===== design/flow/config.mk =====
export PLATFORM = sky130hd
export DESIGN_NAME = HW3_FPMUL_754SP
export DESIGN_NICKNAME = HW3_FPMUL_754SP
export VERILOG_FILES = /design/flow/design.v
export SDC_FILE = /design/flow/constraint.sdc
export NUM_CORES = 4
export LEC_CHECK = 0
export ABC_AREA = 1
export CAP_MARGIN = 20
export CELL_PAD_IN_SITES_DETAIL_PLACEMENT = 1
export CELL_PAD_IN_SITES_GLOBAL_PLACEMENT = 2
export CORE_ASPECT_RATIO = 1.12
export CORE_MARGIN = 2
export CORE_UTILIZATION = 58
export CTS_CLUSTER_DIAMETER = 170
export GPL_ROUTABILITY_DRIVEN = 0
export HOLD_SLACK_MARGIN = 0.04
export PLACE_DENSITY = 0.59
export SLEW_MARGIN = 5

===== design/flow/constraint.sdc =====
create_clock -name core_clock -period 8.6 [get_ports {Clk}]
set_input_delay 1.7200 -clock core_clock [delete_from_list [all_inputs] [get_ports {Clk}]]
set_output_delay 1.7200 -clock core_clock [all_outputs]
set_load 0.01 [all_outputs]

===== design/flow/design.v =====
module HW3_FPMUL_754SP(Clk, Rst, St, FPmplier, FPmcand, Done, Ovf, Unf, FPproduct);
	input Clk, Rst, St;
	input [31:0] FPmplier, FPmcand;
	output reg [31:0] FPproduct;
	output reg Ovf, Unf, Done;
	wire [47:0] mult_out;
	wire [8:0] expo_out;		 
	reg [22:0] F;
	reg [8:0] E, E_biased;
	reg S;
	reg [1:0] state;
	assign mult_out = ({1'b1, FPmplier[22:0]}) * ({1'b1, FPmcand[22:0]});
	assign expo_out = (FPmplier[30:23] - 8'd127) + (FPmcand[30:23] - 8'd127);
	always @ (posedge Clk)	begin
		Done <= 1'b0;
		Ovf <= 1'b0;
		Unf <= 1'b0;
		if(Rst == 1'b1) begin
			state <= 2'b00;
		end
		else
		case(state)
			0: begin
				if(St == 1'b0)
					state <= 2'b00;
				else
					state <= 2'b01;
			end
			1: begin
				state <= 2'b10;
				S <= FPmplier[31] ^ FPmcand[31];
				if(FPmplier == 32'b0 || FPmcand == 32'b0) begin
					E <= 9'b0;
					E_biased <= 9'b0;
					F <= mult_out[45:23];
				end
				else if(mult_out[47] == 1'b1) begin
					E <= expo_out + 9'b1;
					E_biased <= expo_out + 9'd128;
					F <= mult_out[46:24];
				end
				else begin
					E <= expo_out;
					E_biased <= expo_out + 9'd127;
					F <= mult_out[45:23];
				end
			end
			2: begin
				state <= 2'b0;
				Done <= 1'b1;
				if(E_biased > 8'b11111110)
					Ovf <= 1'b1;
				if(E_biased < 8'b00000001)
					Unf <= 1'b1;
				FPproduct <= {S, E_biased[7:0], F};
			end
			default: begin
				if(St == 1'b0)
					state <= 2'b00;
				else
					state <= 2'b01;
			end
		endcase
	end
endmodule

===== design/flow/run.sh =====
#!/bin/bash
# the make line also repeats each setting of config.mk as NAME=value (left out here)
make -C /OpenROAD-flow-scripts/flow DESIGN_CONFIG=/design/flow/config.mk WORK_HOME=/design/flow/orfs CLKGATE_MAP_FILE= finish

==> results of run 1 <==
==> summary.txt, run 1 <==
The following summarizes the physical implementation.

Outcome
The run stopped with a tool error. The flow stopped in global placement without I/O. The first error in the log reads "[ERROR GPL-0301] Utilization 105.454 % exceeds 100%".

Logic synthesis
The number of enable flip-flop cells is 65. The mux contribution to synthesized area is 0. The number of warnings issued by yosys is 1.

The prevailing post-synth register cell is edfxtp_1. The fraction of synthesis flops using an asynchronous set or reset pin is 0. The number of nets handed over by synthesis was 3783.

The total of flip-flops plus latches after synthesis is 71. Yosys reports a chip area of 23400 µm². The synthesized netlist cell count is 3049. The synthesized netlist occupies a cell area of 23400 µm². The cell-mix breakdown from Yosys lists the simple-gate area share as 0.191. For reference, the top cells by area after synthesis are fa_1 41%, inv_1 16%, nand2_1 14%. The share of the Yosys chip area taken by registers is 0.0885.

In this run, distinct cell masters in the synthesized netlist total 35. The most frequently used library cell after synthesis is inv_1. The synthesized design spends more area on one cell type than any other, namely fa_1. In this run, the synthesized area fraction spent on AND-OR/OR-AND gates is recorded as 0.0265. For reference, the top cells by count after synthesis are 968 x inv_1, 873 x nand2_1, 482 x fa_1.

The cell-mix breakdown from Yosys lists the XOR/XNOR area share as 0.00711. For reference, the top logic cell family by area is adder cells. The cell count listed in synth_stat.txt is 3049. Per the synthesis report, the adder-cell share of the synthesized area is 0.511. The share of synthesized area in the top cell type comes to 0.412. The mean cell area of the mapped netlist is 7.68 µm².

Floorplan
Per the OpenROAD floorplan log, the area of the die is 42000 µm². The die is 194 µm wide. For reference, the placement row count at floorplan is 77. The vertical die dimension is 217 µm. The core outline area is 39700 µm². The share of the core area taken by cells at floorplan is 0.590.
==> run 2: changes to the inputs <==
Settings changed: ABC_AREA 1 to unset, CELL_PAD_IN_SITES_DETAIL_PLACEMENT 1 to unset, CELL_PAD_IN_SITES_GLOBAL_PLACEMENT 2 to unset, CORE_ASPECT_RATIO 1.12 to unset, CORE_UTILIZATION 58 to 72, CTS_CLUSTER_DIAMETER 170 to unset, GPL_ROUTABILITY_DRIVEN 0 to unset, HOLD_SLACK_MARGIN 0.04 to unset, PLACE_DENSITY 0.59 to unset, PLACE_DENSITY_LB_ADDON set to 0.22, SETUP_SLACK_MARGIN set to 1.81, SLEW_MARGIN 5 to 20.
Clock period 8.6 ns to 9.43 ns, I/O delays scaled along.
==> run 2 against run 1 <==
Effect of this change:
- the run fails in global routing
- synthesized area fell by 7.1%
- synthesized cell count decreased by 23%
- die size is 25% lower
==> summary.txt, run 2 <==
The following summarizes the physical implementation.

Outcome
The run stopped with a tool error. It got as far as global routing and failed there. The tool reported: "[ERROR GRT-0232] Routing congestion too high. Check the congestion heatmap in the GUI".

Logic synthesis
Yosys attributes the largest share of cell area to fa_1 44%, ha_1 11%, inv_1 10%. The total of flip-flops plus latches after synthesis is 71 (unchanged). The yosys synthesis chip area was 21800 µm² (-7.1%). The post-synthesis compound-gate area fraction is 0.0477 (+0.0212).

The synthesized netlist cell count is 2355 (-23%). The mean cell area of the mapped netlist is 9.24 µm² (+20%). The most frequent cell after synthesis is inv_1. The synthesis run identifies the leading combinational cell family as adder cells.

The post-synth net total came to 3089 (-18%). The fraction of post-synthesis cell area in the top cell type by area is 0.444 (+0.0313). The xor/xnor share of the synthesized area is 0.0155 (+0.00842). The fraction of synthesis flops using an asynchronous set or reset pin came to 0 (unchanged). The commonest cells after synthesis are 600 x inv_1, 482 x fa_1, 296 x nand2_1. The cell area after synthesis is 21800 µm² (-7.1%).

The prevailing post-synth register cell is edfxtp_1. The sequential share of the synthesized area is 0.0952 (+0.00673). The synthesized-area fraction occupied by and/or/nand/nor cells was 0.159 (-0.0318). The cell count listed in synth_stat.txt came to 2355 (-23%). The fraction of the mapped netlist area in adder cells was 0.550 (+0.0388). The number of distinct library cell variants in the gate-level netlist after synthesis is 66 (+89%). The number of enable flip-flop cells is 65 (unchanged). The synthesized design spends more area on one cell type than any other, namely fa_1.

The number of warnings issued by yosys is 1 (unchanged). The mux contribution to synthesized area is 0.00955 (+0.00955).

Clock network
The clock root buffer master is clkbuf_16. The cts-stage hold buffer count is 0. Looking at the clock tree report, the H-tree level count equals 3. The largest buffer count on any clock path is 2. Counting the buffers created by CTS gives 9.

The number of clock sinks came to 71.

Placement
According to the dpl log, the detail-placed design has an HPWL of 49100 µm. Per the post-place timing report, worst setup slack is 9.11 ps. The routability-driven placement congestion ratio is 0.976.

After detailed placement, the total cell area comes to 24300 µm². The number of buffer cells added on primary ports is 101.

Floorplan
The vertical die dimension came to 178 µm (-18%). The number of primary I/O pins is 102. The core outline area was 29700 µm² (-25%). The floorplan core density was 0.732 (+0.142).

The overall chip area is 31600 µm² (-25%). The horizontal die dimension is 178 µm (-8.3%). The number of rows created at floorplan was 63 (-18%).

GRT
The overall track demand over capacity in global routing is 0.865. The global-route congestion overflow total is 460.
==> run 2: routing by layer <==
metal	GRT overflow	GRT usage
met4	123	0.884
met3	34	0.758
met2	267	0.986
met5	5	0.633
met1	31	0.842
==> run 2: metrics by stage <==
stage / utilization / instances
2_1_floorplan: - / 2355
3_3_place_gp: 0.819 / 2864
3_5_place_dp: 0.819 / 2864
4_1_cts: 0.916 / 3021
==> run 2: timing repair <==
item                                    in CTS
endpoints found under the setup margin      32
gates cloned                                36
resized                                    448
pin swaps                                  102
setup buffers                              105
==> run 3: changes to the inputs <==
Settings changed: ABC_AREA set to 1, CTS_CLUSTER_DIAMETER set to 237, CTS_CLUSTER_SIZE set to 85, MAX_ROUTING_LAYER set to met4, PLACE_DENSITY_LB_ADDON 0.22 to 0.2, SETUP_SLACK_MARGIN 1.81 to 2.08.
Clock period 9.43 ns to 7.02 ns, I/O delays scaled along.
==> run 3 against run 2 <==
Effect of this change:
- synthesized cell count grew 29%
- the run again fails in global routing
- synthesized area increased by 7.6%
- die size rose by 7.4%
==> summary.txt, run 3 <==
The following summarizes the physical implementation.

Floorplan
The horizontal die dimension is 184 µm (+3.6%). The overall chip area came to 34000 µm² (+7.4%). The floorplan core density is 0.725 (-0.00710).

The vertical die dimension was 184 µm (+3.6%). The number of primary I/O pins is 102 (unchanged). The number of rows created at floorplan came to 66 (+4.8%).

The core outline area is 32300 µm² (+8.7%).

Logic synthesis
The synthesized-area fraction occupied by and/or/nand/nor cells came to 0.191 (+0.0318). The post-synthesis compound-gate area fraction is 0.0265 (-0.0212). The most frequent cell after synthesis is inv_1. The cell count listed in synth_stat.txt came to 3049 (+29%).

The largest area contributor in the synthesized netlist is fa_1. The cell area after synthesis is 23400 µm² (+7.6%). The fraction of post-synthesis cell area in the top cell type by area is 0.412 (-0.0313). The xor/xnor share of the synthesized area was 0.00711 (-0.00842). The number of enable flip-flop cells is 65 (unchanged). The synthesis run shows the most used standard cells to be 968 x inv_1, 873 x nand2_1, 482 x fa_1. The mean cell area of the mapped netlist is 7.68 µm² (-17%). Yosys attributes the largest share of cell area to fa_1 41%, inv_1 16%, nand2_1 14%. The post-synth net total is 3783 (+22%). The prevailing post-synth register cell is edfxtp_1. The synthesized netlist cell count is 3049 (+29%). The total of flip-flops plus latches after synthesis is 71 (unchanged). The fraction of synthesis flops using an asynchronous set or reset pin is 0 (unchanged). The sequential share of the synthesized area came to 0.0885 (-0.00673). For reference, the top logic cell family by area is adder cells. The mux contribution to synthesized area is 0 (-0.00955).

The number of distinct library cell variants in the gate-level netlist after synthesis is 35 (-47%). The yosys synthesis chip area is 23400 µm² (+7.6%). The number of warnings issued by yosys is 1 (unchanged). The fraction of the mapped netlist area in adder cells is 0.511 (-0.0388).

Placement
The number of buffer cells added on primary ports was 101 (unchanged). The routability-driven placement congestion ratio was 1.02 (+4.8%). The HPWL after detailed placement came to 61400 µm (+25%).

GRT
In the global route stage, overall resource usage came out at 0.821. For this run the aggregate overflow at the end of global routing stands at 73.

Outcome
The flow stopped in global routing. The first error in the log reads "[ERROR GRT-0116] Global routing finished with congestion. Check the congestion regions in the DRC Viewer". The run stopped with a tool error.

Clock network
The largest buffer count on any clock path is 2 (unchanged). Looking at the clock tree report, the root buffer type is clkbuf_16. The number of buffers created by CTS was 9 (unchanged).

The H-tree depth came to 3 (unchanged). The number of sinks on the clock net is 71 (unchanged). The cts-stage hold buffer count is 0 (unchanged).
run 3: what timing repair did:
action | CTS
resized | 538
setup endpoints to repair | 32
pin swaps | 189
gates cloned | 28
setup buffers | 138
run 3: stage by stage:
stage	utilization	area (µm²)	cells	setup WS [ps]
global placement	0.853	27600	3785	-978
detailed placement	0.853	27600	3785	-1220
CTS	0.950	30700	3967	-294
floorplan	-	24000	3049	-35.3
run 3: metal layers:
layer | track usage | overflow
met1 | 0.807 | 3
met2 | 0.937 | 35
met3 | 0.704 | 3
met4 | 0.795 | 32
met5 | - | -
==> run 4: changes to the inputs <==
Settings changed: ABC_AREA 1 to unset, CTS_CLUSTER_DIAMETER 237 to unset, CTS_CLUSTER_SIZE 85 to 97, MAX_ROUTING_LAYER met4 to unset, PLACE_DENSITY set to 0.42, PLACE_DENSITY_LB_ADDON 0.2 to unset, SETUP_SLACK_MARGIN 2.08 to unset, TNS_END_PERCENT set to 5.
Clock period 7.02 ns to 6.75 ns, I/O delays scaled along.
==> run 4 against run 3 <==
Effect of this change:
- the flow again stops in global routing
- die size fell by 6.9%
- synthesized cell count fell by 23%
- synthesized area fell by 7.1%
==> summary.txt, run 4 <==
The following summarizes the physical implementation.

Logic synthesis
The prevailing post-synth register cell is edfxtp_1. The cell count listed in synth_stat.txt is 2355 (-23%). The fraction of synthesis flops using an asynchronous set or reset pin is 0 (unchanged).

The xor/xnor share of the synthesized area is 0.0155 (+0.00842). The cell area after synthesis is 21800 µm² (-7.1%). The post-synthesis compound-gate area fraction is 0.0477 (+0.0212). The fraction of post-synthesis cell area in the top cell type by area is 0.444 (+0.0313). The most frequent cell after synthesis is inv_1. The sequential share of the synthesized area was 0.0952 (+0.00673). Ranked by instance count, the synthesized netlist is headed by 600 x inv_1, 482 x fa_1, 296 x nand2_1. The number of warnings issued by yosys is 1 (unchanged). The mux contribution to synthesized area is 0.00955 (+0.00955).

Looking at area per cell type in the netlist, the leader is fa_1. The synthesis report lists the most area-consuming cells as fa_1 44%, ha_1 11%, inv_1 10%. The total of flip-flops plus latches after synthesis came to 71 (unchanged). The post-synth net total is 3089 (-18%). The yosys synthesis chip area was 21800 µm² (-7.1%). The fraction of the mapped netlist area in adder cells came to 0.550 (+0.0388). The mean cell area of the mapped netlist is 9.24 µm² (+20%). Among the non-sequential cells, adder cells take the most area.

The number of distinct library cell variants in the gate-level netlist after synthesis was 66 (+89%). The number of enable flip-flop cells came to 65 (unchanged). The synthesized-area fraction occupied by and/or/nand/nor cells came to 0.159 (-0.0318). The synthesized netlist cell count came to 2355 (-23%).

Clock network
The largest buffer count on any clock path was 2 (unchanged). The clock root buffer master is clkbuf_16. The number of buffers created by CTS is 9 (unchanged). The cts-stage hold buffer count was 0 (unchanged). The number of sinks on the clock net is 71 (unchanged). The H-tree depth is 3 (unchanged).

Placement
The total placed instance area is 26000 µm² (-5.7%). The routability-driven placement congestion ratio came to 0.998 (-2.4%). The HPWL after detailed placement is 54600 µm (-11%). The number of buffer cells added on primary ports came to 101 (unchanged).

Floorplan
The vertical die dimension is 178 µm (-3.5%). The floorplan core density is 0.732 (+0.00710). The number of primary I/O pins was 102 (unchanged). The horizontal die dimension is 178 µm (-3.5%). The number of rows created at floorplan is 63 (-4.5%).

The core outline area is 29700 µm² (-8.0%). The overall chip area came to 31600 µm² (-6.9%).

Outcome
The run stopped with a tool error. The last flow stage reached is global routing.
-- run 4: stage by stage --
step / hold WS [ps] / worst slack [ps] / TNS, ps / cells
2_1_floorplan: 400 / -737 / -20580 / 2355
3_3_place_gp: 403 / -1860 / -52980 / 3035
3_5_place_dp: 405 / -2000 / -57330 / 3035
4_1_cts: 417 / -1340 / -37070 / 3077
-- run 4: timing repair --
| item | CTS |
|---|---|
| pin swaps | 34 |
| endpoints found under the hold margin | 0 |
| setup buffers | 24 |
| gates resized | 97 |
| gates cloned | 2 |
| setup endpoints to repair | 32 |
==> run 5: changes to the inputs <==
Settings changed: ABC_AREA set to 1, CORE_ASPECT_RATIO set to 0.99, CORE_UTILIZATION 72 to 40, CTS_CLUSTER_DIAMETER set to 170, CTS_CLUSTER_SIZE 97 to unset, PLACE_DENSITY 0.42 to unset, TNS_END_PERCENT 5 to unset.
Clock period 6.75 ns to 8.6 ns, I/O delays scaled along.
==> run 5 against run 4 <==
Effect of this change:
- now clean on timing, DRC and antenna
- synthesized area rose by 7.6%
- synthesized cell count grew 29%
- die size up 91%
==> summary.txt, run 5 <==
Purpose: to document the outcome of synthesis and place and route.

Critical path
The worst-path cell with the longest stage delay is fa_1. The origin of the critical flop-to-flop path is state[1]. The timing report shows the most common cell along the critical path to be inv_1. Grouping stages by cell kind, the critical path spends the most delay in adder cells. The critical path crosses 32 cells after its start point.

The worst setup path is launched from an input pin. According to the timing report, the arrival time at the worst endpoint equals 8220 ps. The count of buffering cells on the critical path with inverters included is 11.

The peak fanout along the critical path is 25. The setup path with the least slack is of type in -> reg. The report puts the cell count of the worst reg-to-reg path at 3. The critical register-to-register path endpoint is FPproduct[7]. Per STA, the highest per-stage delay on the worst path measures 560 ps.

OpenSTA lists the critical path endpoint as E_biased[1]. OpenSTA lists the critical path startpoint as FPmplier[15]. The data required time of the worst path is 8690 ps. The kind of capture point of the worst setup path is a register. Setup slack on the worst reg-to-reg path comes out at 6990 ps.

Final timing
The period utilization is 0.946. Setup repair after global routing left no endpoint under its margin. The worst path in the final design needs a cycle of 8130 ps, including I/O delays and setup.

The setup TNS after final layout is 0 ps. Pins over their slew limit in the final report were tallied at 0. The largest clock skew in the final design is 7.60 ps.

The final timing report lists a hold violation count of 0. The peak clock frequency supported by timing is 123 MHz. The relative slew slack is 0.582. The final-report setup violation count is 0. The pin closest to its max-slew limit shows a slew of 627 ps.

Layout
The area growth from synthesis to layout is 12.9%. The number of inserted filler cells in the final layout is 5808. The filler-free cell count of the finished design is 3918. For this run, the post-layout net count is 3881. The final core utilization is 0.455.

Clock network
The number of sinks on the clock net is 71 (unchanged). The number of setup buffers added after CTS is 0 (-100%). TritonCTS built the clock tree. The largest buffer count on any clock path came to 2 (unchanged). The number of buffers created by CTS came to 9 (unchanged). The H-tree depth is 3 (unchanged). The cts-stage hold buffer count is 0 (unchanged). The clock root buffer master is clkbuf_16.

The clock latency on the worst-skew pair is 340 ps. The CTS clock-pin slew for the worst setup and hold paths is 60 ps.

Detailed routing
The wire length per cell after detailed routing is 16.1 µm. The routed via count divided by cell count is 4.66. The number of remaining DRC errors is 0. Summed over all layers, the routed wires come to 63000 µm. The total vias in the final route is 18268. The number of DRC markers after the initial detailed-route iteration is 1301. The length of the first detailed-routing pass in iterations is 6. Nets still carrying antenna violations after routing amount to 0.

Logic synthesis
The fraction of synthesis flops using an asynchronous set or reset pin came to 0 (unchanged). The post-synth net total was 3783 (+22%). The mean cell area of the mapped netlist is 7.68 µm² (-17%).

The total of flip-flops plus latches after synthesis is 71 (unchanged). Looking at the cell usage after synthesis, the top flip-flop cell is edfxtp_1. The xor/xnor share of the synthesized area is 0.00711 (-0.00842).

The largest area contributor in the synthesized netlist is fa_1. The mux contribution to synthesized area was 0 (-0.00955). The sequential share of the synthesized area came to 0.0885 (-0.00673).

The fraction of post-synthesis cell area in the top cell type by area was 0.412 (-0.0313). The synthesized-area fraction occupied by and/or/nand/nor cells is 0.191 (+0.0318). The yosys synthesis chip area is 23400 µm² (+7.6%). The cell count listed in synth_stat.txt is 3049 (+29%). The cell area after synthesis came to 23400 µm² (+7.6%). The most frequent cell after synthesis is inv_1. The post-synthesis compound-gate area fraction is 0.0265 (-0.0212).

The number of warnings issued by yosys is 1 (unchanged). The synthesized netlist cell count is 3049 (+29%). The main area contributors are fa_1 41%, inv_1 16%, nand2_1 14%. By area, the combinational part of the netlist is dominated by adder cells. The commonest cells after synthesis are 968 x inv_1, 873 x nand2_1, 482 x fa_1. The number of enable flip-flop cells came to 65 (unchanged). The fraction of the mapped netlist area in adder cells came to 0.511 (-0.0388). The number of distinct library cell variants in the gate-level netlist after synthesis came to 35 (-47%).

Floorplan
The core outline area is 58000 µm² (+95%). The floorplan core density is 0.403 (-0.329). The horizontal die dimension is 247 µm (+39%). The overall chip area was 60500 µm² (+91%). The vertical die dimension came to 245 µm (+38%). The number of rows created at floorplan is 88 (+40%). The number of primary I/O pins is 102 (unchanged).

Placement
The routability-driven placement congestion ratio is 0.941 (-5.7%). The number of buffer cells added on primary ports is 101 (unchanged). The HPWL after detailed placement is 53100 µm (-2.7%).

The number of placed instances with taps included is 3901 (+29%).

Min path
The number of cells traversed by the worst hold path is 0. The worst-case hold path end point is FPproduct[31]. The hold path startpoint is S. The worst hold path belongs to the class reg -> reg.

GRT
The initial antenna violation count is 2. The overall track demand over capacity in global routing is 0.223. The global-route congestion overflow total is 0. The first global-routing pass estimated 106000 µm of wire. The number of global-route vias before repair is 19698. The pin count of the biggest net entering global routing is 35.

Job
The max capacitance violation total is 0. Warnings raised by the tools during the run amount to 27.

Outcome
The flow ran to the end and the layout has no timing, DRC or antenna violations.
==> run 5: repair_timing <==
action                                 4_1_cts  5_1_grt
setup endpoints to repair                    0       23
endpoints found under the hold margin        0        0
resized                                      0        1
==> run 5: area by class of cell <==
cell class | instances | area [µm²] | area share
diodes | 1 | 2.50 | 0.0000947
clock inverters | 6 | 72.6 | 0.00275
inverters | 978 | 3670 | 0.139
flip-flops and latches | 71 | 2070 | 0.0784
multi-input cells | 1890 | 17200 | 0.652
repair buffers | 197 | 2180 | 0.0827
well taps | 765 | 957 | 0.0362
clock buffers | 10 | 239 | 0.00905
==> run 5: metal layers <==
layer / track usage / up-vias / part of all wire
li1: - / 8794 / -
met1: 0.313 / 8945 / 0.45
met2: 0.374 / 470 / 0.47
met3: 0.0268 / 57 / 0.060
met4: 0.0384 / 2 / 0.018
met5: 0.00899 / - / 0.0011
==> run 5: per-stage QoR <==
stage	cell area [µm²]	hold slack [ps]	setup WS, ps
6_report	26400	422	467
5_1_grt	26400	426	3.70
4_1_cts	26400	423	419
3_5_place_dp	26100	406	102
3_3_place_gp	26100	401	107
2_1_floorplan	23400	400	769
==> run 6: changes to the inputs <==
Settings changed: ABC_AREA 1 to 0, CAP_MARGIN 20 to 15, CELL_PAD_IN_SITES_DETAIL_PLACEMENT set to 0, CORE_ASPECT_RATIO 0.99 to unset, CORE_UTILIZATION 40 to 70, CTS_CLUSTER_DIAMETER 170 to 58, CTS_CLUSTER_SIZE set to 58, HOLD_SLACK_MARGIN set to -0.09, MAX_ROUTING_LAYER set to met5, PLACE_DENSITY set to 0.64, SETUP_SLACK_MARGIN set to 1.46, SLEW_MARGIN 20 to 15, TNS_END_PERCENT set to 5.
Clock period 8.6 ns to 5.6 ns, I/O delays scaled along.
==> run 6 against run 5 <==
Effect of this change:
- now fails the layout checks on negative setup slack
- via count up 1.2%
- global-route usage up 21 points
- clock skew up 2.5 ps
- count of clock-buffer cells in the layout down 1
- worst hold slack worse by 4.4 ps
- die size down 46%
- synthesized cell count down 23%
- highest routed layer unchanged
==> summary.txt, run 6 <==
Purpose: to document the outcome of synthesis and place and route.

Outcome
The flow ran to the end, but the layout failed its checks. The checks that failed were negative setup slack.

Critical path
The depth of the worst register-to-register path is 1 (-2). By startpoint and endpoint, the worst setup path is classified as in -> reg. The number of stages on the worst setup path is 30 (-6.3%).

The critical register-to-register path endpoint is F[13]. STA classifies the critical path startpoint as an input pin. The data required time of the worst path is 5810 ps (-2880 ps). The last element of the critical path is E_biased[4]. The data arrival at the endpoint of the critical path is 8210 ps (about the same). The count of buffering cells on the critical path with inverters included is 12 (+1). The peak fanout along the critical path is 11 (-56%). The category of cells accounting for the largest share of critical-path delay is adder cells. The longest individual stage delay on the worst path came to 540 ps (-20 ps).

The register-to-register setup slack was 4000 ps (-2990 ps). OpenSTA lists the critical path startpoint as FPmcand[11]. The kind of capture point of the worst setup path is a register. The origin of the critical flop-to-flop path is state[2].

Per the STA report, the cell with the highest stage delay on the worst path is fa_1. The cell seen most often among critical-path stages is fa_1.

Logic synthesis
The post-synthesis compound-gate area fraction is 0.0477 (+0.0212). The fraction of synthesis flops using an asynchronous set or reset pin is 0 (unchanged). The post-synth net total came to 3089 (-18%). The synthesized-area fraction occupied by and/or/nand/nor cells is 0.159 (-0.0318). The xor/xnor share of the synthesized area came to 0.0155 (+0.00842). The main combinational cell family by area after synthesis is adder cells. The sequential share of the synthesized area is 0.0952 (+0.00673). Sorting the synthesis cell report by count puts at the top inv_1. Among all flip-flop cells after synthesis, the most frequent one is edfxtp_1. The synthesized netlist cell count is 2355 (-23%).

The mean cell area of the mapped netlist came to 9.24 µm² (+20%). The fraction of post-synthesis cell area in the top cell type by area is 0.444 (+0.0313). The number of enable flip-flop cells was 65 (unchanged). The fraction of the mapped netlist area in adder cells was 0.550 (+0.0388). The total of flip-flops plus latches after synthesis is 71 (unchanged). The number of distinct library cell variants in the gate-level netlist after synthesis was 66 (+89%). In the post-synthesis netlist, the biggest area contributors are fa_1 44%, ha_1 11%, inv_1 10%. The cell count listed in synth_stat.txt is 2355 (-23%). The cell area after synthesis is 21800 µm² (-7.1%). Sorting the Yosys area breakdown by cell type puts at the top fa_1. The synthesis run shows the most used standard cells to be 600 x inv_1, 482 x fa_1, 296 x nand2_1. The yosys synthesis chip area is 21800 µm² (-7.1%). The number of warnings issued by yosys is 1 (unchanged). The mux contribution to synthesized area is 0.00955 (+0.00955).

Min path
The number of cells traversed by the worst hold path is 0 (unchanged). The worst-case hold path end point is FPproduct[15]. Checking hold timing, the worst path is listed with class reg -> reg.

The hold path startpoint is F[15].

Floorplan
The floorplan core density is 0.711 (+0.308). The horizontal die dimension is 180 µm (-27%). The number of primary I/O pins is 102 (unchanged). The overall chip area is 32500 µm² (-46%). The number of rows created at floorplan is 64 (-27%).

The vertical die dimension is 180 µm (-26%). The core outline area came to 30600 µm² (-47%).

GRT
The pin count of the biggest net entering global routing is 35 (unchanged). The global-route wire length before repair was 109000 µm (+2.6%). The initial antenna violation count came to 2 (unchanged). The global-route congestion overflow total came to 0 (unchanged).

The overall track demand over capacity in global routing is 0.438 (+0.215). The number of global-route vias before repair is 20812 (+5.7%).

Final timing
The max-slew violation count came to 0 (unchanged). The final worst-path setup slack is -2400 ps (-2870 ps). Subtracting the final worst setup slack from the clock period gives 8000 ps. The worst hold margin is 417 ps (-4.44 ps).

The relative slew slack is 0.227 (-0.354). The final number of hold-violating endpoints is 0 (unchanged). The largest clock skew in the final design came to 10.1 ps (+2.49 ps). The peak clock frequency supported by timing is 125 MHz. The period utilization came to 1.43 (+0.483). Setup repair after global routing could not meet its margin everywhere. The final-report setup violation count is 32 (+32). The slew at the pin closest to its max-slew limit is 1150 ps (+522 ps).

Clock network
TritonCTS built the clock tree. The number of sinks on the clock net came to 71 (unchanged). Looking at the clock tree report, the root buffer type is clkbuf_16. The CTS clock-pin slew for the worst setup and hold paths came to 70 ps (about the same).

The number of buffers created by CTS is 9 (unchanged). The largest buffer count on any clock path is 2 (unchanged). The clock latency on the worst-skew pair came to 350 ps (about the same). The H-tree depth was 3 (unchanged). The cts-stage hold buffer count is 0 (unchanged).

Job
The OpenROAD warning count is 32 (+19%). The max capacitance violation total was 0 (unchanged).

Detailed routing
The length of the first detailed-routing pass in iterations was 8 (+2). The total vias in the final route is 18494 (+1.2%). The routed via count divided by cell count is 5.96 (+28%).

The number of remaining DRC errors is 0 (unchanged). The number of DRC markers after the initial detailed-route iteration is 1643 (+26%). The sum of routed wire length over all layers was 69100 µm (+9.7%). The number of nets still failing antenna checks after routing came to 0 (unchanged).

The wire length per cell after detailed routing is 22.3 µm (+38%).

Placement
The minimum setup slack after placement was -2840 ps (-2940 ps). The HPWL after detailed placement was 53900 µm (+1.4%). The total placed instance area came to 26100 µm² (-0.13%). The number of buffer cells added on primary ports is 101 (unchanged).

The routability-driven placement congestion ratio is 0.976 (+3.8%).

Layout
The final core utilization was 0.887 (+0.431). The cell area after layout is 27100 µm² (+2.7%). The area growth from synthesis to layout is 24.7%. The count of nets after finishing is 3436 (-11%). The number of inserted filler cells in the final layout is 1478 (-75%).
[run 6: routing by layer]
| metal | routed length, µm | track usage | vias up |
|---|---|---|---|
| li1 | - | - | 7721 |
| met1 | 21800 | 0.505 | 9128 |
| met5 | 8 | 0 | - |
| met4 | 5840 | 0.294 | 2 |
| met2 | 33500 | 0.730 | 1255 |
| met3 | 8020 | 0.105 | 388 |
[run 6: area by class of cell]
class | count | area (µm²) | area share
multi-input combinational | 1579 | 17700 | 0.653
timing repair buffer | 439 | 4240 | 0.156
inverter | 602 | 2270 | 0.0838
sequential | 71 | 2070 | 0.0764
tap | 396 | 495 | 0.0183
clock buffer | 9 | 225 | 0.00830
clock inverter | 6 | 110 | 0.00406
antenna | 1 | 2.50 | 0.0000923
[run 6: metrics by stage]
| stage | std cells | setup TNS, ps |
|---|---|---|
| floorplan | 2355 | -50020 |
| global placement | 3054 | -83490 |
| detailed placement | 3054 | -86230 |
| CTS | 3093 | -67480 |
| global route | 3102 | -78010 |
| finish | 3103 | -72660 |
[run 6: timing repair]
item,in CTS,in global routing
gates cloned,1,1
buffers inserted,23,8
pin swaps,28,21
resized,77,43
endpoints found under the setup margin,32,32
==> run 7: changes to the inputs <==
Settings changed: CAP_MARGIN 15 to 0, CORE_ASPECT_RATIO set to 1.49, CORE_MARGIN 2 to 5, CORE_UTILIZATION 70 to 69, CTS_CLUSTER_DIAMETER 58 to 201, CTS_CLUSTER_SIZE 58 to 98, HOLD_SLACK_MARGIN -0.09 to unset, PLACE_DENSITY 0.64 to unset, PLACE_DENSITY_LB_ADDON set to 0.07, SETUP_SLACK_MARGIN 1.46 to 0.21, TNS_END_PERCENT 5 to 20.
Clock period 5.6 ns to 12.4 ns, I/O delays scaled along.
==> run 7 against run 6 <==
Effect of this change:
- the run now finishes clean
- core utilization is 13 points lower
- non-clock buffer count is 299 lower
- clock skew decreased by 4.1 ps
- sequential cell count did not move
- first-iteration DRC count down 35%
==> summary.txt, run 7 <==
Purpose: to document the outcome of synthesis and place and route.

Logic synthesis
The sequential share of the synthesized area came to 0.0952 (unchanged). The number of distinct library cell variants in the gate-level netlist after synthesis came to 66 (unchanged). The synthesized netlist cell count came to 2355 (unchanged). By area the synthesized netlist is led by fa_1 44%, ha_1 11%, inv_1 10%. The largest area contributor in the synthesized netlist is fa_1.

The main combinational cell family by area after synthesis is adder cells. The fraction of the mapped netlist area in adder cells is 0.550 (unchanged). The post-synth net total is 3089 (unchanged).

The number of warnings issued by yosys was 1 (unchanged). In the synthesized netlist, the cells that appear most often are 600 x inv_1, 482 x fa_1, 296 x nand2_1. The cell area after synthesis is 21800 µm² (unchanged). Yosys instantiated no cell more often than inv_1. The mean cell area of the mapped netlist is 9.24 µm² (unchanged). The synthesized-area fraction occupied by and/or/nand/nor cells was 0.159 (unchanged).

The total of flip-flops plus latches after synthesis is 71 (unchanged). The fraction of post-synthesis cell area in the top cell type by area is 0.444 (unchanged). The fraction of synthesis flops using an asynchronous set or reset pin is 0 (unchanged). The xor/xnor share of the synthesized area came to 0.0155 (unchanged). The cell count listed in synth_stat.txt is 2355 (unchanged).

The yosys synthesis chip area came to 21800 µm² (unchanged). In the synthesized netlist the dominant register cell turns out to be edfxtp_1. The number of enable flip-flop cells is 65 (unchanged).

The post-synthesis compound-gate area fraction came to 0.0477 (unchanged). The mux contribution to synthesized area is 0.00955 (unchanged).

Critical path
The kind of launch point of the worst setup path is an input pin. The register-to-register setup slack is 11050 ps (+7050 ps). The number of stages on the worst setup path was 25 (-17%).

The peak fanout along the critical path came to 25 (+14). The data required time of the worst path is 12490 ps (+6680 ps). The data arrival at the endpoint of the critical path came to 11000 ps (+2790 ps). The timing report shows that the slowest cell on the worst path is clkdlybuf4s50_1.

The origin of the worst setup path is FPmcand[13]. The depth of the worst register-to-register path is 4 (+3). The last element of the critical path is F[18]. The count of buffering cells on the critical path with inverters included is 7 (-5). The category of the critical setup timing path is in -> reg.

The cell seen most often among critical-path stages is fa_1. Broken down by cell family, the worst path's largest delay share belongs to adder cells. Per the timing report, the most critical flop-to-flop path finishes at Unf. The origin of the critical flop-to-flop path is state[1].

The longest individual stage delay on the worst path is 1080 ps (+540 ps). The worst setup path is captured at a register.

GRT
The global-route wire length before repair is 95900 µm (-12%). The number of global-route vias before repair is 18822 (-9.6%). The pin count of the biggest net entering global routing came to 35 (unchanged).

The initial antenna violation count came to 0 (-2). The overall track demand over capacity in global routing is 0.359 (-0.0786). The global-route congestion overflow total is 0 (unchanged).

Job
The max capacitance violation total is 0 (unchanged). The OpenROAD warning count is 27 (-16%).

Outcome
The flow ran to the end and the layout has no timing, DRC or antenna violations.

Clock network
The count of cells resized by post-cts repair is 0 (-100%). The largest buffer count on any clock path is 2 (unchanged). The CTS clock-pin slew for the worst setup and hold paths was 60 ps (about the same). The cts-stage hold buffer count is 0 (unchanged). The H-tree depth came to 3 (unchanged). The number of setup buffers added after CTS was 0 (-100%). The number of buffers created by CTS is 9 (unchanged).

The clock latency on the worst-skew pair is 330 ps (-20 ps). TritonCTS built the clock tree. The clock root buffer master is clkbuf_16.

The number of sinks on the clock net is 71 (unchanged).

Detailed routing
The sum of routed wire length over all layers was 61000 µm (-12%). The wire length per cell after detailed routing was 21.7 µm (-2.6%). The antenna diode count is 0 (-1). The number of nets still failing antenna checks after routing is 0 (unchanged). The length of the first detailed-routing pass in iterations came to 5 (-3). The number of DRC markers after the initial detailed-route iteration is 1067 (-35%). The routed via count divided by cell count is 5.95 (-0.14%). The number of remaining DRC errors came to 0 (unchanged). The total vias in the final route was 16742 (-9.5%).

Final timing
Static timing analysis puts the maximum clock frequency at 91.6 MHz. The final worst-path setup slack is 1480 ps (+3880 ps). The final-report setup violation count is 0 (-100%). The minimum period implied by the final worst setup slack is 10920 ps. The final number of hold-violating endpoints is 0 (unchanged). The max-slew violation count is 0 (unchanged). The slew at the pin closest to its max-slew limit is 1260 ps (+114 ps).

Setup repair after global routing left no endpoint under its margin. The period utilization was 0.881 (-0.548). The setup TNS after final layout is 0 ps (+72660 ps). The relative slew slack is 0.155 (-0.0717).

The largest clock skew in the final design is 5.99 ps (-4.10 ps).

Floorplan
The vertical die dimension is 227 µm (+26%). The core outline area was 31200 µm² (+2.1%). The overall chip area is 35200 µm² (+8.4%).

The horizontal die dimension came to 155 µm (-14%). The floorplan core density is 0.696 (-0.0147). The number of primary I/O pins is 102 (unchanged). The number of rows created at floorplan is 79 (+23%).

Layout
The area growth from synthesis to layout is 7.94%. The number of inserted filler cells in the final layout is 2291 (+55%). The cell area after layout is 23500 µm² (-13%). The final core utilization is 0.752 (-0.135). The count of nets after finishing is 3137 (-8.7%).

Placement
The total placed instance area came to 23200 µm² (-11%). The minimum setup slack after placement came to 1250 ps (+4090 ps). The HPWL after detailed placement is 48800 µm (-9.3%).

The routability-driven placement congestion ratio was 0.973 (-0.36%). The number of buffer cells added on primary ports is 101 (unchanged).

Min path
According to the hold report, the worst path is of the reg -> reg type. The worst-case hold path end point is FPproduct[1]. The worst hold path begins at F[1]. The number of cells traversed by the worst hold path is 0 (unchanged).
==> run 7: layout make-up <==
type / count / area (µm²) / share of cell area
clock buffer: 11 / 243 / 0.0103
clock inverter: 5 / 106 / 0.00453
inverter: 602 / 2260 / 0.0962
multi-input combinational: 1579 / 17000 / 0.724
sequential: 71 / 2070 / 0.0882
tap: 405 / 507 / 0.0216
timing repair buffer: 140 / 1280 / 0.0547
==> run 7: through the flow <==
stage / hold WS, ps / instances
after floorplan: 400 / 2355
after CTS: 418 / 2813
after global routing: 423 / 2813
after global placement: 401 / 2797
after detailed placement: 405 / 2797
final: 418 / 2813
==> run 7: routing by layer <==
layer | wire length [µm] | global-route usage | vias up
met1 | 18200 | 0.379 | 8352
met2 | 31900 | 0.636 | 894
met4 | 6280 | 0.284 | 0
met5 | 0 | 0 | -
li1 | - | - | 7114
met3 | 4650 | 0.0531 | 382
==> run 8: changes to the inputs <==
Settings changed: ABC_AREA 0 to unset, CAP_MARGIN 0 to 20, CELL_PAD_IN_SITES_DETAIL_PLACEMENT 0 to unset, CORE_ASPECT_RATIO 1.49 to unset, CORE_MARGIN 5 to 2, CORE_UTILIZATION 69 to 67, CTS_CLUSTER_DIAMETER 201 to unset, CTS_CLUSTER_SIZE 98 to 39, HOLD_SLACK_MARGIN set to -0.1, MAX_ROUTING_LAYER met5 to unset, PLACE_DENSITY_LB_ADDON 0.07 to unset, SETUP_SLACK_MARGIN 0.21 to -0.74, SLEW_MARGIN 15 to 20, TNS_END_PERCENT 20 to 5.
Clock period 12.4 ns to 8.5 ns, I/O delays scaled along.
==> run 8 against run 7 <==
Effect of this change:
- via count is 4.7% higher
- routed wire length grew 3.3%
- now fails the layout checks on negative setup slack
- setup slack worse by 1900 ps
- non-clock buffer count rose by 262
- critical endpoint is now F[22]
- die size fell by 3.8%
- critical path depth up 2
- synthesized cell count did not move
- worst hold slack worse by 1.8 ps
- largest cell class unchanged
- register-to-register slack got worse by 3800 ps
- final cell count rose by 10%
==> summary.txt, run 8 <==
Purpose: to document the outcome of synthesis and place and route.

Outcome
The flow ran to the end, but the layout failed its checks. The violated checks flagged are negative setup slack.

Critical path
The number of stages on the worst setup path is 27 (+8.0%). The peak fanout along the critical path is 5 (-80%). The category of cells accounting for the largest share of critical-path delay is adder cells. OpenSTA lists the critical path startpoint as FPmplier[5]. The worst setup path is captured at a register. The worst-path cell with the longest stage delay is fa_1. In this run the critical register-to-register path is captured at FPproduct[7]. In this design, the critical path's most frequently occurring cell is fa_1. The worst register-to-register path begins at state[1]. STA classifies the critical path startpoint as an input pin. The depth of the worst register-to-register path is 2 (-2). The data arrival at the endpoint of the critical path is 9010 ps (-1990 ps). The count of buffering cells on the critical path with inverters included is 9 (+2). The register-to-register setup slack is 7210 ps (-3840 ps). The data required time of the worst path is 8580 ps (-3910 ps).

The longest individual stage delay on the worst path is 500 ps (-580 ps). The last element of the critical path is F[22]. The category of the critical setup timing path is in -> reg.

Clock network
The number of sinks on the clock net is 71 (unchanged). The cts-stage hold buffer count came to 0 (unchanged). The largest buffer count on any clock path is 2 (unchanged). The number of buffers created by CTS is 9 (unchanged). The clock latency on the worst-skew pair is 330 ps (about the same). TritonCTS built the clock tree. The cell sitting at the root of the clock tree is a clkbuf_16.

The H-tree depth is 3 (unchanged). The CTS clock-pin slew for the worst setup and hold paths came to 60 ps (about the same).

Logic synthesis
The fraction of the mapped netlist area in adder cells is 0.550 (unchanged). The sequential share of the synthesized area is 0.0952 (unchanged). The main combinational cell family by area after synthesis is adder cells. inv_1 is the most common cell in the netlist. The mux contribution to synthesized area came to 0.00955 (unchanged). The xor/xnor share of the synthesized area is 0.0155 (unchanged). The largest area contributor in the synthesized netlist is fa_1. In the synthesized netlist the dominant register cell turns out to be edfxtp_1. The number of enable flip-flop cells is 65 (unchanged). The mean cell area of the mapped netlist is 9.24 µm² (unchanged).

The synthesized netlist cell count was 2355 (unchanged). The cell area after synthesis is 21800 µm² (unchanged). The synthesized-area fraction occupied by and/or/nand/nor cells is 0.159 (unchanged). The post-synth net total is 3089 (unchanged).

The cell count listed in synth_stat.txt is 2355 (unchanged). The fraction of synthesis flops using an asynchronous set or reset pin is 0 (unchanged). The yosys synthesis chip area came to 21800 µm² (unchanged). The number of warnings issued by yosys came to 1 (unchanged).

The fraction of post-synthesis cell area in the top cell type by area came to 0.444 (unchanged). The total of flip-flops plus latches after synthesis is 71 (unchanged). The number of distinct library cell variants in the gate-level netlist after synthesis came to 66 (unchanged). The post-synthesis compound-gate area fraction is 0.0477 (unchanged). The main area contributors are fa_1 44%, ha_1 11%, inv_1 10%.

By count the netlist is led by 600 x inv_1, 482 x fa_1, 296 x nand2_1.

Detailed routing
The length of the first detailed-routing pass in iterations was 8 (+3). The routed via count divided by cell count is 5.64 (-5.2%). The wire length per cell after detailed routing is 20.3 µm (-6.4%).

The total vias in the final route came to 17521 (+4.7%). The sum of routed wire length over all layers is 63000 µm (+3.3%). The antenna diode count is 0 (unchanged). The number of DRC markers after the initial detailed-route iteration is 1287 (+21%). The number of remaining DRC errors is 0 (unchanged). The number of nets still failing antenna checks after routing is 0 (unchanged).

Job
The max capacitance violation total is 0 (unchanged). The OpenROAD warning count is 29 (+7.4%).

GRT
The global-route wire length before repair is 99400 µm (+3.6%). The overall track demand over capacity in global routing is 0.393 (+0.0339). The initial antenna violation count is 3 (+3). The pin count of the biggest net entering global routing came to 35 (unchanged). The global-route congestion overflow total is 0 (unchanged). The global routing's busiest layer is met2. The met1 track demand over resource in global routing is 0.482 (+0.103).

The met2 track demand over resource in global routing is 0.660 (+0.0237). The number of global-route vias before repair was 18982 (+0.85%). The global routing usage on met3 came to 0.0727 (+0.0196).

Floorplan
The horizontal die dimension was 184 µm (+18%). The overall chip area came to 33900 µm² (-3.8%). The floorplan core density is 0.684 (-0.0124).

The vertical die dimension is 184 µm (-19%). The number of rows created at floorplan is 65 (-18%). The number of primary I/O pins was 102 (unchanged). The core outline area is 31800 µm² (+1.8%).

Min path
The most critical min-delay path falls under reg -> reg. The number of cells traversed by the worst hold path came to 0 (unchanged). The hold path startpoint is F[1]. The worst-case hold path end point is FPproduct[1].

Layout
The filler-free cell count of the finished design is 3105 (+10%). The number of inserted filler cells in the final layout is 2111 (-7.9%). The cell area after layout is 25700 µm² (+9.5%). The area taken by flip-flops and latches is 2070 µm² (unchanged). The count of nets after finishing came to 3399 (+8.4%). The area growth from synthesis to layout is 18.2%. The logic area was 17000 µm² (unchanged).

Final timing
The peak clock frequency supported by timing is 112 MHz. The final worst-path setup slack is -437 ps (-1920 ps). The worst hold margin came to 416 ps (-1.79 ps). The slew at the pin closest to its max-slew limit is 811 ps (-452 ps).

The final number of hold-violating endpoints is 0 (unchanged). The largest clock skew in the final design came to 8.04 ps (+2.05 ps). The relative slew slack is 0.454 (+0.299).

The minimum period implied by the final worst setup slack is 8940 ps. The final-report setup violation count was 31 (+31). The period utilization is 1.05 (+0.171). The max-slew violation count is 0 (unchanged).

Placement
The number of placed instances with taps included is 3089 (+10%). The number of buffer cells added on primary ports is 101 (unchanged). The HPWL after detailed placement is 54700 µm (+12%). The total placed instance area was 25400 µm² (+9.6%). The minimum setup slack after placement is -860 ps (-2110 ps). The routability-driven placement congestion ratio was 0.999 (+2.7%).
## run 8: through the flow
stage                     setup TNS, ps   util
after floorplan                       0      -
after global placement           -18410  0.798
after detailed placement         -21460  0.798
after CTS                        -11430  0.808
after global routing             -16310  0.808
final                             -8510  0.808
## run 8: repair_timing
item / in CTS / in global routing
gates resized: 0 / 2
buffers inserted: 0 / 0
endpoints found under the hold margin: 0 / 0
setup endpoints to repair: 0 / 3
## run 8: metal layers
metal / vias to the layer above / part of all wire
met5: - / 0.00043
met4: 4 / 0.068
met3: 228 / 0.087
met2: 851 / 0.48
met1: 8798 / 0.36
li1: 7640 / -
## run 8: area by class of cell
type,count,share of cell area
repair buffers,402,0.136
inverters,602,0.0881
flip-flops and latches,71,0.0806
clock inverters,6,0.00336
well taps,435,0.0212
multi-input cells,1579,0.662
clock buffers,10,0.00891
==> run 9: changes to the inputs <==
Settings changed: ABC_AREA set to 1, CORE_UTILIZATION 67 to 72, CTS_CLUSTER_DIAMETER set to 237, CTS_CLUSTER_SIZE 39 to 62, HOLD_SLACK_MARGIN -0.1 to unset, PLACE_DENSITY_LB_ADDON set to 0.2, SETUP_SLACK_MARGIN -0.74 to unset, TNS_END_PERCENT 5 to unset.
Clock period 8.5 ns to 7.09 ns, I/O delays scaled along.
==> run 9 against run 8 <==
Effect of this change:
- the flow now stops in global routing
- synthesized area rose by 7.6%
- die size rose by 0.12%
- synthesized cell count rose by 29%
==> summary.txt, run 9 <==
The following summarizes the physical implementation.

Logic synthesis
The prevailing post-synth register cell is edfxtp_1. The largest total area in the synthesized netlist belongs to fa_1. The number of enable flip-flop cells is 65 (unchanged). The fraction of post-synthesis cell area in the top cell type by area came to 0.412 (-0.0313). Sorting the synthesized cells by area gives the leading types as fa_1 41%, inv_1 16%, nand2_1 14%.

The number of distinct library cell variants in the gate-level netlist after synthesis is 35 (-47%). The post-synthesis compound-gate area fraction was 0.0265 (-0.0212). The post-synth net total is 3783 (+22%).

The number of warnings issued by yosys came to 1 (unchanged). The cell area after synthesis came to 23400 µm² (+7.6%). The cell count listed in synth_stat.txt was 3049 (+29%). The synthesized netlist cell count is 3049 (+29%). The sequential share of the synthesized area is 0.0885 (-0.00673). The synthesized-area fraction occupied by and/or/nand/nor cells is 0.191 (+0.0318).

The yosys synthesis chip area came to 23400 µm² (+7.6%). The fraction of the mapped netlist area in adder cells came to 0.511 (-0.0388). The main combinational cell family by area after synthesis is adder cells.

The xor/xnor share of the synthesized area is 0.00711 (-0.00842). The synthesis run shows the most used standard cells to be 968 x inv_1, 873 x nand2_1, 482 x fa_1. The most frequent cell after synthesis is inv_1.

The fraction of synthesis flops using an asynchronous set or reset pin is 0 (unchanged). The mean cell area of the mapped netlist came to 7.68 µm² (-17%). The mux contribution to synthesized area is 0 (-0.00955). The total of flip-flops plus latches after synthesis was 71 (unchanged).

Floorplan
The number of rows created at floorplan is 66 (+1.5%). The horizontal die dimension is 184 µm (about the same). The floorplan core density is 0.725 (+0.0408). The core outline area was 32300 µm² (+1.5%).

The overall chip area is 34000 µm² (+0.12%). The vertical die dimension is 184 µm (about the same). The number of primary I/O pins is 102 (unchanged).

GRT
After global routing the overflow that remains totals 9. The overall track demand over capacity in global routing is 0.763.

Clock network
The cts-stage hold buffer count is 0 (unchanged). The number of sinks on the clock net is 71 (unchanged). The clock root buffer master is clkbuf_16. The largest buffer count on any clock path is 2 (unchanged). The number of buffers created by CTS was 9 (unchanged). The H-tree depth is 3 (unchanged).

Outcome
The first error in the log reads "[ERROR GRT-0116] Global routing finished with congestion. Check the congestion regions in the DRC Viewer". The run stopped with a tool error. It got as far as global routing and failed there.

Placement
The HPWL after detailed placement was 59200 µm (+8.3%). The number of buffer cells added on primary ports came to 101 (unchanged). The total placed instance area is 27500 µm² (+8.2%).

The routability-driven placement congestion ratio is 0.992 (-0.65%).
[run 9: timing repair]
item / 4_1_cts
gates cloned: 20
gates resized: 324
endpoints found under the hold margin: 0
pin swaps: 136
setup endpoints to repair: 32
setup buffers: 100
[run 9: routing by layer]
layer,track usage,GRT overflow
met5,0.514,0
met3,0.668,1
met4,0.701,3
met2,0.891,5
met1,0.763,0
[run 9: through the flow]
step	setup WS (ps)	hold slack, ps	setup TNS [ps]	cells
after CTS	-215	421	-5900	3911
after detailed placement	-958	405	-28470	3775
after global placement	-791	404	-24130	3775
after floorplan	8.24	400	0	3049
==> run 10: changes to the inputs <==
Settings changed: ABC_AREA 1 to 0, CAP_MARGIN 20 to 0, CELL_PAD_IN_SITES_DETAIL_PLACEMENT set to 0, CTS_CLUSTER_DIAMETER 237 to 285, CTS_CLUSTER_SIZE 62 to 36, MAX_ROUTING_LAYER set to met5, PLACE_DENSITY_LB_ADDON 0.2 to unset, SETUP_SLACK_MARGIN set to 1.21, SLEW_MARGIN 20 to 15, TNS_END_PERCENT set to 20.
Clock period 7.09 ns to 8.4 ns, I/O delays scaled along.
==> run 10 against run 9 <==
Effect of this change:
- the run again fails in global routing
- synthesized area shrank 7.1%
- synthesized cell count shrank 23%
- die size shrank 6.9%
==> summary.txt, run 10 <==
The following summarizes the physical implementation.

Outcome
The run stopped with a tool error. The last flow stage reached is global routing. The first error in the log reads "[ERROR GRT-0116] Global routing finished with congestion. Check the congestion regions in the DRC Viewer".

Floorplan
The number of primary I/O pins is 102 (unchanged). The core outline area is 29700 µm² (-8.0%). The vertical die dimension is 178 µm (-3.5%). The horizontal die dimension is 178 µm (-3.5%). The floorplan core density is 0.732 (+0.00710).

The overall chip area came to 31600 µm² (-6.9%). The number of rows created at floorplan is 63 (-4.5%).

Clock network
The number of buffers created by CTS is 9 (unchanged). The cts-stage hold buffer count is 0 (unchanged). The clock root buffer master is clkbuf_16. The H-tree depth is 3 (unchanged). The number of sinks on the clock net is 71 (unchanged). The largest buffer count on any clock path came to 2 (unchanged).

Logic synthesis
For reference, the top logic cell family by area is adder cells. The fraction of post-synthesis cell area in the top cell type by area was 0.444 (+0.0313). The cell count listed in synth_stat.txt is 2355 (-23%). The synthesized netlist cell count was 2355 (-23%). The mux contribution to synthesized area was 0.00955 (+0.00955).

The mean cell area of the mapped netlist is 9.24 µm² (+20%). The largest area contributor in the synthesized netlist is fa_1. Looking at the cell usage after synthesis, the top flip-flop cell is edfxtp_1.

The yosys synthesis chip area was 21800 µm² (-7.1%). The fraction of the mapped netlist area in adder cells is 0.550 (+0.0388). The number of warnings issued by yosys is 1 (unchanged).

The most frequent cell after synthesis is inv_1. The synthesis run shows the most used standard cells to be 600 x inv_1, 482 x fa_1, 296 x nand2_1. The post-synthesis compound-gate area fraction is 0.0477 (+0.0212).

The cell area after synthesis is 21800 µm² (-7.1%). The post-synth net total was 3089 (-18%). The synthesized-area fraction occupied by and/or/nand/nor cells is 0.159 (-0.0318). The number of distinct library cell variants in the gate-level netlist after synthesis is 66 (+89%).

By area the synthesized netlist is led by fa_1 44%, ha_1 11%, inv_1 10%. The total of flip-flops plus latches after synthesis is 71 (unchanged). The fraction of synthesis flops using an asynchronous set or reset pin came to 0 (unchanged). The sequential share of the synthesized area came to 0.0952 (+0.00673). The number of enable flip-flop cells is 65 (unchanged). The xor/xnor share of the synthesized area came to 0.0155 (+0.00842).

Placement
The total placed instance area was 25900 µm² (-5.7%). The HPWL after detailed placement is 54800 µm (-7.4%). The routability-driven placement congestion ratio was 0.983 (-0.94%).

The number of buffer cells added on primary ports is 101 (unchanged).

GRT
The global routing report lists combined usage of all routing layers as 0.781. For this run the aggregate overflow at the end of global routing stands at 95.
## run 10: repair_timing
item                       CTS
resized                    366
setup buffers              122
pin swaps                  133
setup endpoints to repair   32
gates cloned                19
## run 10: routing by layer
metal | overflow | GRT usage
met2 | 54 | 0.921
met4 | 36 | 0.770
met3 | 2 | 0.697
met5 | 0 | 0.463
met1 | 3 | 0.745
## run 10: stage by stage
step / cells / setup WS (ps)
floorplan: 2355 / 583
global placement: 3026 / -485
detailed placement: 3026 / -647
CTS: 3183 / 271
==> run 11: changes to the inputs <==
Settings changed: ABC_AREA 0 to unset, CAP_MARGIN 0 to 20, CELL_PAD_IN_SITES_DETAIL_PLACEMENT 0 to unset, CORE_UTILIZATION 72 to 58, CTS_CLUSTER_DIAMETER 285 to unset, CTS_CLUSTER_SIZE 36 to unset, MAX_ROUTING_LAYER met5 to unset, SETUP_SLACK_MARGIN 1.21 to 1.81, SLEW_MARGIN 15 to 20, TNS_END_PERCENT 20 to unset.
Clock period 8.4 ns to 6.87 ns, I/O delays scaled along.
==> run 11 against run 10 <==
Effect of this change:
- now fails the layout checks on negative setup slack
- die size is 24% higher
- synthesized area unchanged
- synthesized cell count stayed put
==> summary.txt, run 11 <==
Purpose: to document the outcome of synthesis and place and route.

Outcome
The run finished, with violations left. The violated checks flagged are negative setup slack.

Logic synthesis
The xor/xnor share of the synthesized area is 0.0155 (unchanged). The number of warnings issued by yosys is 1 (unchanged). The mux contribution to synthesized area is 0.00955 (unchanged). The fraction of synthesis flops using an asynchronous set or reset pin was 0 (unchanged). For this run, the leading register cell type out of synthesis is edfxtp_1. The main combinational cell family by area after synthesis is adder cells. The cell count listed in synth_stat.txt came to 2355 (unchanged). The most frequent cell after synthesis is inv_1. The post-synthesis compound-gate area fraction is 0.0477 (unchanged). The number of distinct library cell variants in the gate-level netlist after synthesis is 66 (unchanged).

The commonest cells after synthesis are 600 x inv_1, 482 x fa_1, 296 x nand2_1. The cell area after synthesis came to 21800 µm² (unchanged). The yosys synthesis chip area is 21800 µm² (unchanged). The synthesis report lists the most area-consuming cells as fa_1 44%, ha_1 11%, inv_1 10%. The synthesized-area fraction occupied by and/or/nand/nor cells is 0.159 (unchanged). The number of enable flip-flop cells is 65 (unchanged). The fraction of post-synthesis cell area in the top cell type by area is 0.444 (unchanged). The largest area contributor in the synthesized netlist is fa_1. The total of flip-flops plus latches after synthesis is 71 (unchanged). The fraction of the mapped netlist area in adder cells is 0.550 (unchanged). The mean cell area of the mapped netlist is 9.24 µm² (unchanged). The sequential share of the synthesized area was 0.0952 (unchanged). The post-synth net total is 3089 (unchanged). The synthesized netlist cell count is 2355 (unchanged).

Placement
The routability-driven placement congestion ratio was 0.955 (-2.8%). The number of placed instances with taps included is 3104 (+2.6%). The HPWL after detailed placement is 52500 µm (-4.2%). The number of buffer cells added on primary ports is 101 (unchanged).

Clock network
The H-tree depth is 3 (unchanged). The number of sinks on the clock net is 71 (unchanged). The tree is rooted in a clkbuf_16.

The clock reaches the later pin of the worst-skew pair after 340 ps. The largest buffer count on any clock path came to 2 (unchanged). The cts-stage hold buffer count came to 0 (unchanged). The TritonCTS clock tree is built. The number of buffers created by CTS is 9 (unchanged).

The CTS clock-pin slew for the worst setup and hold paths is 60 ps.

Critical path
For reference, the critical path is captured by F[22]. The origin of the critical flop-to-flop path is state[1]. The data required time of the worst path is 6950 ps.

Data arrives at the worst endpoint at 8070 ps. The kind of capture point of the worst setup path is a register. The critical path contains buffers and inverters numbering 9 combined. The number of stages on the worst setup path is 26. The category of cells accounting for the largest share of critical-path delay is adder cells.

Looking at the setup timing report, the critical path kind is in -> reg. Per the timing report, the most critical flop-to-flop path finishes at Unf. The worst setup path is launched from an input pin. The launch point of the critical path was reported as FPmplier[17]. The cell seen most often among critical-path stages is fa_1. For this run, the slowest stage of the critical path takes 580 ps. Per the STA report, the cell with the highest stage delay on the worst path is fa_1. The peak fanout along the critical path is 6. The depth of the worst register-to-register path is 4. The register-to-register setup slack is 5580 ps.

Detailed routing
The length of the first detailed-routing pass in iterations is 6. For this run, design rule violations remaining after detail routing come to 0. Summed over all layers, the routed wires come to 76300 µm. The detail route stage leaves a number of antenna-violating nets equal to 0. Dividing the detail-routed via count by the number of cells gives 5.70.

The routed layout has 18866 vias. The number of antenna diodes in the final layout is 0. After detailed routing, the average wire length per cell comes to 23.1 µm. The number of DRC markers after the initial detailed-route iteration is 1312.

Final timing
The final worst-path setup slack is -1120 ps. Static timing analysis puts the maximum clock frequency at 125 MHz. Looking at the max-slew report, the worst-margin pin has a slew of 1070 ps.

The largest clock skew in the final design is 9.90 ps. The relative slew slack is 0.279. The routed design could run at a clock period as short as 7990 ps. Post-route period utilization is reported as 1.16.

The final timing report lists a max-slew violation count of 0. Setup repair after global routing could not meet its margin everywhere. The final report lists the setup-violating endpoint count as 32. The final timing report lists a hold violation count of 0.

Floorplan
The vertical die dimension was 198 µm (+11%). The floorplan core density is 0.591 (-0.141). The core outline area is 36800 µm² (+24%). The number of primary I/O pins is 102 (unchanged).

The number of rows created at floorplan is 70 (+11%). The overall chip area is 39100 µm² (+24%). The horizontal die dimension came to 198 µm (+11%).

Min path
The number of cells traversed by the worst hold path is 0. The worst-case hold path end point is FPproduct[5]. The worst min-delay path category is reg -> reg. The worst hold path begins at F[5].

Layout
Compared with the post-synthesis result, the final layout area differs by 38.2%. The final report lists a non-filler cell total of 3309. In the final layout, flip-flops and latches occupy 2070 µm². The logic area is 18400 µm². The count of nets after finishing is 3570. Counting the fill cells in the layout gives 2256.

Job
The max capacitance violation total is 0. The OpenROAD warning count is 32.

GRT
The number of global-route vias before repair is 20761. The overall track demand over capacity in global routing is 0.411. After global routing the overflow that remains totals 0. The global-route wire length before repair is 118000 µm. The pin count of the biggest net entering global routing is 35. The initial antenna violation count was 1.
[run 11: layout make-up]
class,instances,area share
Tap cell,468,0.0195
Multi-Input combinational cell,1580,0.611
Inverter,602,0.0761
Clock buffer,10,0.00762
Sequential cell,71,0.0689
Clock inverter,6,0.00366
Timing Repair Buffer,572,0.213
[run 11: metal layers]
layer	wire length, µm	GRT usage
met5	0	0
met4	6570	0.283
met3	7540	0.0989
met2	35600	0.661
met1	26600	0.490
[run 11: stage by stage]
stage / utilization / cell area (µm²) / setup TNS (ps) / worst slack (ps) / hold WS (ps)
2_1_floorplan: - / 22400 / -16950 / -641 / 400
3_3_place_gp: 0.709 / 26100 / -52320 / -1860 / 405
3_5_place_dp: 0.709 / 26100 / -53760 / -1900 / 405
4_1_cts: 0.804 / 29600 / -25730 / -942 / 415
5_1_grt: 0.817 / 30100 / -37160 / -1280 / 420
6_report: 0.817 / 30100 / -32140 / -1120 / 413
[run 11: what timing repair did]
| action | 4_1_cts | 5_1_grt |
|---|---|---|
| pin swaps | 135 | 85 |
| resized | 454 | 99 |
| setup endpoints to repair | 32 | 32 |
| setup buffers | 124 | 25 |
| gates cloned | 40 | 0 |
